==> run a: inputs <==
==> flow/design.v <==
module FDIVIDER(
    input  logic ACLK,
    input  logic RESTN,
    output logic SCLK,
    output logic TICK    
);
logic [3:0]count;
assign TICK = (count == 4'd4) && !SCLK;
always_ff@(posedge ACLK)begin
    if(!RESTN)begin
        count <= 0;
        SCLK <= 0;
    end else begin
        if(count == 4'd4)begin
            count <= 0;
            SCLK <= ~SCLK;
        end else begin
            count <= count +1;
        end
    end
end
endmodule
module FIFO_MANAGER(
    input logic Tx_full,
    input logic SS_full,
    input logic Tx_empty,
    input logic SS_empty,
    output logic FREADY_full,
    output logic FREADY_empty
);
always_comb begin : Full_empty_block
    if(Tx_full | SS_full)begin
        FREADY_full = 0;
    end else begin
        FREADY_full = 1;
    end
    if(Tx_empty | SS_empty) begin
        FREADY_empty = 0;
    end else begin
        FREADY_empty = 1;
    end
end
endmodule
module Async_Tx_FIFO #(
    parameter DATA_WIDTH = 32,
    parameter ADDR_WIDTH = 4  
)(
    input  logic [DATA_WIDTH-1:0] data_in,
    input  logic wr_en,
    input  logic rd_en,
    input  logic ACLK,    
    input  logic SCLK,    
    input  logic rst_n,
    output logic [DATA_WIDTH-1:0] data_out,
    output logic empty,
    output logic full
);
    logic [DATA_WIDTH-1:0] mem [0:(1<<ADDR_WIDTH)-1];
    logic [ADDR_WIDTH:0] wr_ptr_bin, rd_ptr_bin;
    logic [ADDR_WIDTH:0] wr_ptr_gry, rd_ptr_gry;
    logic [ADDR_WIDTH:0] wr_ptr_sync1, wr_ptr_sync2;
    logic [ADDR_WIDTH:0] rd_ptr_sync1, rd_ptr_sync2;
    always_ff @(posedge ACLK) begin
        if (!rst_n) begin
            wr_ptr_bin <= 0;
            wr_ptr_gry <= 0;
        end else if (wr_en && !full) begin
            wr_ptr_bin <= wr_ptr_bin + 1;
            wr_ptr_gry <= ((wr_ptr_bin + 1) >> 1) ^ (wr_ptr_bin + 1);
        end
    end
    always_ff @(posedge ACLK) begin
        if (rst_n && wr_en && !full)
            mem[wr_ptr_bin[ADDR_WIDTH-1:0]] <= data_in;
    end
    always_ff @(posedge ACLK) begin
        if (!rst_n) begin
            rd_ptr_bin <= 0;
            rd_ptr_gry <= 0;
            data_out   <= 0;
        end else if (SCLK && rd_en && !empty) begin
            rd_ptr_bin <= rd_ptr_bin + 1;
            rd_ptr_gry <= ((rd_ptr_bin + 1) >> 1) ^ (rd_ptr_bin + 1);
            data_out   <= mem[rd_ptr_bin[ADDR_WIDTH-1:0]];
        end
    end
    always_ff @(posedge ACLK) begin
        if (!rst_n) begin
            wr_ptr_sync1 <= 0;
            wr_ptr_sync2 <= 0;
        end else if (SCLK) begin
            wr_ptr_sync1 <= wr_ptr_gry;
            wr_ptr_sync2 <= wr_ptr_sync1;
        end
    end
    always_ff @(posedge ACLK) begin
        if (!rst_n) begin
            rd_ptr_sync1 <= 0;
            rd_ptr_sync2 <= 0;
        end else begin
            rd_ptr_sync1 <= rd_ptr_gry;
            rd_ptr_sync2 <= rd_ptr_sync1;
        end
    end
    assign empty = (wr_ptr_sync2 == rd_ptr_gry);
    assign full  = (wr_ptr_gry == {~rd_ptr_sync2[ADDR_WIDTH:ADDR_WIDTH-1], rd_ptr_sync2[ADDR_WIDTH-2:0]});
endmodule
module Async_SS_FIFO #(
    parameter DATA_WIDTH = 32,
    parameter ADDR_WIDTH = 4  
)(
    input  logic [DATA_WIDTH-1:0] data_in,
    input  logic wr_en,
    input  logic rd_en,
    input  logic ACLK,    
    input  logic SCLK,    
    input  logic rst_n,
    output logic [DATA_WIDTH-1:0] data_out,
    output logic empty,
    output logic full
);
    logic [DATA_WIDTH-1:0] mem [0:(1<<ADDR_WIDTH)-1];
    logic [ADDR_WIDTH:0] wr_ptr_bin, rd_ptr_bin;
    logic [ADDR_WIDTH:0] wr_ptr_gry, rd_ptr_gry;
    logic [ADDR_WIDTH:0] wr_ptr_sync1, wr_ptr_sync2;
    logic [ADDR_WIDTH:0] rd_ptr_sync1, rd_ptr_sync2;
    always_ff @(posedge ACLK) begin
        if (!rst_n) begin
            wr_ptr_bin <= 0;
            wr_ptr_gry <= 0;
        end else if (wr_en && !full) begin
            wr_ptr_bin <= wr_ptr_bin + 1;
            wr_ptr_gry <= ((wr_ptr_bin + 1) >> 1) ^ (wr_ptr_bin + 1);
        end
    end
    always_ff @(posedge ACLK) begin
        if (rst_n && wr_en && !full)
            mem[wr_ptr_bin[ADDR_WIDTH-1:0]] <= data_in;
    end
    always_ff @(posedge ACLK) begin
        if (!rst_n) begin
            rd_ptr_bin <= 0;
            rd_ptr_gry <= 0;
            data_out   <= 0;
        end else if (SCLK && rd_en && !empty) begin
            rd_ptr_bin <= rd_ptr_bin + 1;
            rd_ptr_gry <= ((rd_ptr_bin + 1) >> 1) ^ (rd_ptr_bin + 1);
            data_out   <= mem[rd_ptr_bin[ADDR_WIDTH-1:0]];
        end
    end
    always_ff @(posedge ACLK) begin
        if (!rst_n) begin
            wr_ptr_sync1 <= 0;
            wr_ptr_sync2 <= 0;
        end else if (SCLK) begin
            wr_ptr_sync1 <= wr_ptr_gry;
            wr_ptr_sync2 <= wr_ptr_sync1;
        end
    end
    always_ff @(posedge ACLK) begin
        if (!rst_n) begin
            rd_ptr_sync1 <= 0;
            rd_ptr_sync2 <= 0;
        end else begin
            rd_ptr_sync1 <= rd_ptr_gry;
            rd_ptr_sync2 <= rd_ptr_sync1;
        end
    end
    assign empty = (wr_ptr_sync2 == rd_ptr_gry);
    assign full  = (wr_ptr_gry == {~rd_ptr_sync2[ADDR_WIDTH:ADDR_WIDTH-1], rd_ptr_sync2[ADDR_WIDTH-2:0]});
endmodule
module AXI_SLAVE(
    input logic ACLK,
    input logic ARESETN,
    input logic [31:0]AWADDR,
    input logic AWVALID,
    output logic AWREADY,
    input logic [31:0]WDATA,
    input logic WVALID,
    output logic WREADY,
    output logic[1:0]BRESP,
    output logic BVALID,
    input logic BREADY,
    input logic FREADY_full,
    output logic wr_en,
    output logic[31:0]Tx_data_out,
    output logic[31:0]SS_data_out
);
 localparam logic [31:0] Tx_address = 32'h0;
 localparam logic [31:0] SS_address = 32'h2;
 typedef enum logic[1:0]{
    IDEAL,
    DECODE,
    EXECUTE
 } state_t;
typedef enum logic{
    START,
    OK
}phase_t;
logic ready;
logic [31:0]data_buffer_1;
logic [31:0]addr_buffr;
state_t state;
phase_t phase;
logic AWalrt;
logic Walrt;
always_ff@(posedge ACLK)begin : AXI_SLAVE
    if(!ARESETN)begin
        wr_en <= 0;
        state <= IDEAL;
        BRESP <= 2'b00;
        BVALID <= 0;
        Tx_data_out <= 0;
        SS_data_out <= 0;
    end else begin
        wr_en <= 0;
        case(state)
            IDEAL: begin
                BRESP <= 2'b00;
                if(ready) begin
                    state <= DECODE;
                end
            end
            DECODE:begin
                BRESP <= 2'b00;
                case(addr_buffr)
                    Tx_address: begin
                        Tx_data_out <= data_buffer_1;
                        BRESP <= 2'b00;
                    end
                    SS_address: begin
                        SS_data_out <= data_buffer_1;
                        BRESP <= 2'b00;
                    end
                    default: begin
                        BRESP <= 2'b10;
                    end
                endcase
                if(BVALID & BREADY) begin
                    BVALID <= 0;
                    state <= EXECUTE;
                end else begin
                    BVALID <= 1;
                end
            end
            EXECUTE:begin
                BVALID <= 0;
                wr_en <= (addr_buffr == Tx_address);  
                state <= IDEAL;
                BRESP <= 2'b00;
            end
            default: state <= IDEAL;
        endcase
    end
end
always_ff@(posedge ACLK)begin : handshake_block
    if(!ARESETN)begin
        phase <= START;
        ready <= 0;
        AWalrt <= 0;
        Walrt <= 0;
    end else begin
        case(phase)
            START:begin
                if(AWVALID & AWREADY) begin
                    AWalrt <= 1;  
                    addr_buffr <= AWADDR;
                 end
                if(WVALID & WREADY)begin
                    Walrt <= 1;     
                    data_buffer_1 <= WDATA;
                end
                if(AWalrt & Walrt) begin    
                ready <= 1; 
                phase <= OK;
                end
            end
            OK:begin
                ready <= 0;
                AWalrt <= 0;
                Walrt <= 0;
                if(BVALID & BREADY) begin  
                    phase <= START; 
                end
            end
        endcase
    end
end
always_comb begin : ready_block
    if(FREADY_full && (phase == START) && (state == IDEAL) && !wr_en)begin
        AWREADY = !AWalrt;
        WREADY = !Walrt;
    end else begin
        AWREADY = 0;
        WREADY = 0;
    end
end
endmodule
module DATA_BUFFER(
    input logic[31:0] din_1,
    input logic[31:0]din_2,
    input logic go,
    input logic ACLK,
    input logic SCLK,
    input logic ARESETN,
    input logic SRESP,
    output logic DREADY,
    output logic [33:0]dout
);
typedef enum logic[2:0]{
    IDEAL,
    WAIT_FIFO,
    FETCH,
    CONCATENATE,
    VALIDATE
} state_t;
logic [31:0] SS_buffer_1;
logic [1:0] SS_buffer_2;
state_t state;
always_ff@(posedge ACLK) begin : data_fetch_block
    if(!ARESETN)begin
        state <= IDEAL;
        DREADY <= 0;
    end else if(SCLK) begin
        case(state)
            IDEAL:begin
                DREADY <= 0;
                if(go) begin
                    state <= WAIT_FIFO;
                end
            end
            WAIT_FIFO: begin
                state <= FETCH;
            end
            FETCH:begin
                SS_buffer_1 <= din_1;
                SS_buffer_2 <= din_2[1:0];
                state <= CONCATENATE;
            end
            CONCATENATE:begin
                dout <= {SS_buffer_2,SS_buffer_1};
                state <= VALIDATE;
                DREADY <= 1;
            end
            VALIDATE:begin
                if(DREADY & SRESP)begin
                    state <= IDEAL;
                end
            end
            default: state <= IDEAL;
        endcase
    end
end
endmodule
module SPI_MASTER(
    input logic ACLK,
    input logic FSCLK,
    input logic FTICK,
    input logic ARESETN,
    input logic FREADY_empty,
    input logic DREADY,
    input logic [33:0] din,
    output logic go,
    output logic SRESP,
    output logic rd_en,
    output logic[1:0]SS,
    output logic MOSI,
    output logic SCLK,
    input logic MISO
);
typedef enum logic[2:0]{
    IDEAL,
    WAIT_FIFO,
    FETCH,
    START,
    DONE,
    VALIDATE
} state_t;
logic [5:0]count;
logic [31:0] data_buffer_3;
logic [1:0] data_buffer_4;
state_t state;
assign SCLK = (state == START && count != 6'd0) ? FSCLK : 0;
always_ff@(posedge ACLK) begin : main_FSM_block
    if(!ARESETN)begin
        state <= IDEAL;
        count <= 0;
        rd_en <= 0;
        go <= 0;
        SRESP <= 0;
        SS <= 0;
        MOSI <= 0;
    end else if(FTICK) begin
        case(state)
            IDEAL:begin
                go <= 0;
                if(FREADY_empty)begin
                    go <= 1;
                    rd_en <= 1;
                    state <= WAIT_FIFO;
                    count <= 0;
                end
            end
            WAIT_FIFO:begin
                rd_en <= 0;
                go <= 0;
                state <=FETCH;
            end
            FETCH:begin
                if(DREADY) begin
                    data_buffer_3 <= din[31:0];
                    data_buffer_4 <= din[33:32];
                    SS <= din[33:32];
                    state <= START;
                end
            end
            START:begin
                if(count == 6'd32) begin
                    state <= DONE;
                end else begin
                    if(DREADY) begin
                        MOSI <= data_buffer_3[31];
                        data_buffer_3 <= {data_buffer_3[30:0],1'b0};
                        count <= count +1;
                    end
                end
            end
            DONE: begin
                SRESP <= 1;
                state <= VALIDATE;
            end
            VALIDATE:begin
                SRESP <= 0;
                state <= IDEAL;
            end
            default: state <= IDEAL;
        endcase
    end
end
endmodule
module Module_Wrapper (
    input logic ACLK,
    input logic ARESETN,
    input  logic [31:0] AWADDR,
    input  logic AWVALID,
    output logic AWREADY,
    input  logic [31:0] WDATA,
    input  logic WVALID,
    output logic WREADY,
    output logic [1:0] BRESP,
    output logic BVALID,
    input  logic BREADY,
    output logic [1:0] SS,
    output logic MOSI,
    output logic SCLK,
    input  logic MISO
);
    logic sclk_int, sclk_tick;
    logic fready_full, fready_empty;
    logic wr_en, rd_en;
    logic [31:0] tx_data_bus, ss_data_bus;
    logic [31:0] fifo_tx_out, fifo_ss_out;
    logic [33:0] data_to_master;
    logic go, dready, sresp;
    logic tx_full, tx_empty, ss_full, ss_empty;
    FDIVIDER fdiv_inst (
        .ACLK(ACLK),
        .RESTN(ARESETN),
        .SCLK(sclk_int),
        .TICK(sclk_tick)
    );
    AXI_SLAVE axi_inst (
        .ACLK(ACLK),
        .ARESETN(ARESETN),
        .AWADDR(AWADDR), .AWVALID(AWVALID), .AWREADY(AWREADY),
        .WDATA(WDATA), .WVALID(WVALID), .WREADY(WREADY),
        .BRESP(BRESP), .BVALID(BVALID), .BREADY(BREADY),
        .FREADY_full(fready_full),
        .wr_en(wr_en),
        .Tx_data_out(tx_data_bus),
        .SS_data_out(ss_data_bus)
    );
    Async_Tx_FIFO tx_fifo_inst (
        .ACLK(ACLK),
        .SCLK(sclk_tick),
        .rst_n(ARESETN),
        .data_in(tx_data_bus),
        .wr_en(wr_en),
        .rd_en(rd_en),
        .data_out(fifo_tx_out),
        .full(tx_full),
        .empty(tx_empty)
    );
    Async_SS_FIFO ss_fifo_inst (
        .ACLK(ACLK),
        .SCLK(sclk_tick),
        .rst_n(ARESETN),
        .data_in(ss_data_bus),
        .wr_en(wr_en),
        .rd_en(rd_en),
        .data_out(fifo_ss_out),
        .full(ss_full),
        .empty(ss_empty)
    );
    FIFO_MANAGER fifo_mgmt_inst (
        .Tx_full(tx_full), .SS_full(ss_full),
        .Tx_empty(tx_empty), .SS_empty(ss_empty),
        .FREADY_full(fready_full), .FREADY_empty(fready_empty)
    );
    DATA_BUFFER dbuff_inst (
        .din_1(fifo_tx_out), .din_2(fifo_ss_out),
        .go(go), .ACLK(ACLK), .SCLK(sclk_tick), .ARESETN(ARESETN),
        .SRESP(sresp), .DREADY(dready),
        .dout(data_to_master)
    );
    SPI_MASTER master_inst (
        .ACLK(ACLK), .FSCLK(sclk_int), .FTICK(sclk_tick), .ARESETN(ARESETN),
        .FREADY_empty(fready_empty),
        .DREADY(dready), .din(data_to_master),
        .go(go), .SRESP(sresp), .rd_en(rd_en),
        .SS(SS), .MOSI(MOSI), .SCLK(SCLK), .MISO(MISO)
    );
endmodule
==> flow/run.sh <==
#!/bin/bash
# the make line also repeats each setting of config.mk as NAME=value (left out here)
make -C /OpenROAD-flow-scripts/flow DESIGN_CONFIG=/design/flow/config.mk WORK_HOME=/design/flow/orfs CLKGATE_MAP_FILE= finish
==> flow/config.mk <==
export PLATFORM = sky130hd
export DESIGN_NAME = Module_Wrapper
export DESIGN_NICKNAME = Module_Wrapper
export VERILOG_FILES = /design/flow/design.v
export SDC_FILE = /design/flow/constraint.sdc
export NUM_CORES = 4
export LEC_CHECK = 0
export ABC_AREA = 0
export CAP_MARGIN = 40
export CORE_MARGIN = 2
export CORE_UTILIZATION = 70
export CTS_CLUSTER_SIZE = 17
export PLACE_DENSITY = 0.39
export SETUP_SLACK_MARGIN = 0.55
export SLEW_MARGIN = 20
==> flow/constraint.sdc <==
create_clock -name core_clock -period 2.14 [get_ports {ACLK}]
set_input_delay 0.4280 -clock core_clock [delete_from_list [all_inputs] [get_ports {ACLK}]]
set_output_delay 0.4280 -clock core_clock [all_outputs]
set_load 0.01 [all_outputs]
==> run b (differences from run a) <==
Settings changed: ABC_AREA 0 to 1, CAP_MARGIN 40 to 20, CORE_UTILIZATION 70 to 72, CTS_CLUSTER_DIAMETER from default to 78, CTS_CLUSTER_SIZE 17 to default, PLACE_DENSITY 0.39 to default, PLACE_DENSITY_LB_ADDON from default to 0.3, SETUP_SLACK_MARGIN 0.55 to -0.1.
==> run c (differences from run a) <==
Settings changed: ABC_AREA 0 to 1, CAP_MARGIN 40 to 20, CORE_UTILIZATION 70 to 72, CTS_CLUSTER_SIZE 17 to default, PLACE_DENSITY 0.39 to 0.4, SETUP_SLACK_MARGIN 0.55 to -0.34.
==> flow/constraint.sdc (replaced) <==
create_clock -name core_clock -period 6.81 [get_ports {ACLK}]
set_input_delay 1.3620 -clock core_clock [delete_from_list [all_inputs] [get_ports {ACLK}]]
set_output_delay 1.3620 -clock core_clock [all_outputs]
set_load 0.01 [all_outputs]
==> results_dict.tcl <==
# metrics dict for downstream scripts
set metrics [dict create \
    status "timing/DRC/antenna clean" \
    clock_area_share_pct 7.09 \
    period_needed_ns 3.88 \
    place_area_um2 35800 \
    buffers 111 \
    wirelength_um 75200 \
    hp-class "reg -> reg" \
    avgSynthCellArea_um2 11.7 \
    first_pass_iters 6 \
    switchingPower_w 0.00204 \
    cp_num_buf_inv 1 \
    crit_required_ns 5.45 \
    fillers 2670 \
]
The numbers above come from run c.

==> results_dict.tcl <==
# metrics dict for downstream scripts
set metrics [dict create \
    status "complete, but fails checks" \
    violatedChecks "setup timing" \
    place_area_um2 36400 \
    period_needed_ns 2.35 \
    buffers 281 \
    clock_area_share_pct 6.79 \
    setup_viol 140 \
    switchingPower_w 0.00707 \
    setup_ws_ns -0.212 \
    crit_required_ns 2.66 \
    avgSynthCellArea_um2 17.7 \
    fillers 1858 \
]
The numbers above come from run a.

==> results_dict.tcl <==
# metrics dict for downstream scripts
set metrics [dict create \
    violatedChecks "setup timing" \
    period_needed_ns 2.33 \
    cp_num_buf_inv 2 \
    place_area_um2 37200 \
    status "complete, but fails checks" \
    setup_viol 3 \
    first_pass_iters 9 \
    power_leader "sequential cells" \
    fillers 2136 \
    hp-class "in -> reg" \
    switchingPower_w 0.00666 \
    wirelength_um 86300 \
    crit_required_ns 1.71 \
    setup_ws_ns -0.185 \
    clock_area_share_pct 6.92 \
]
The numbers above come from run b.

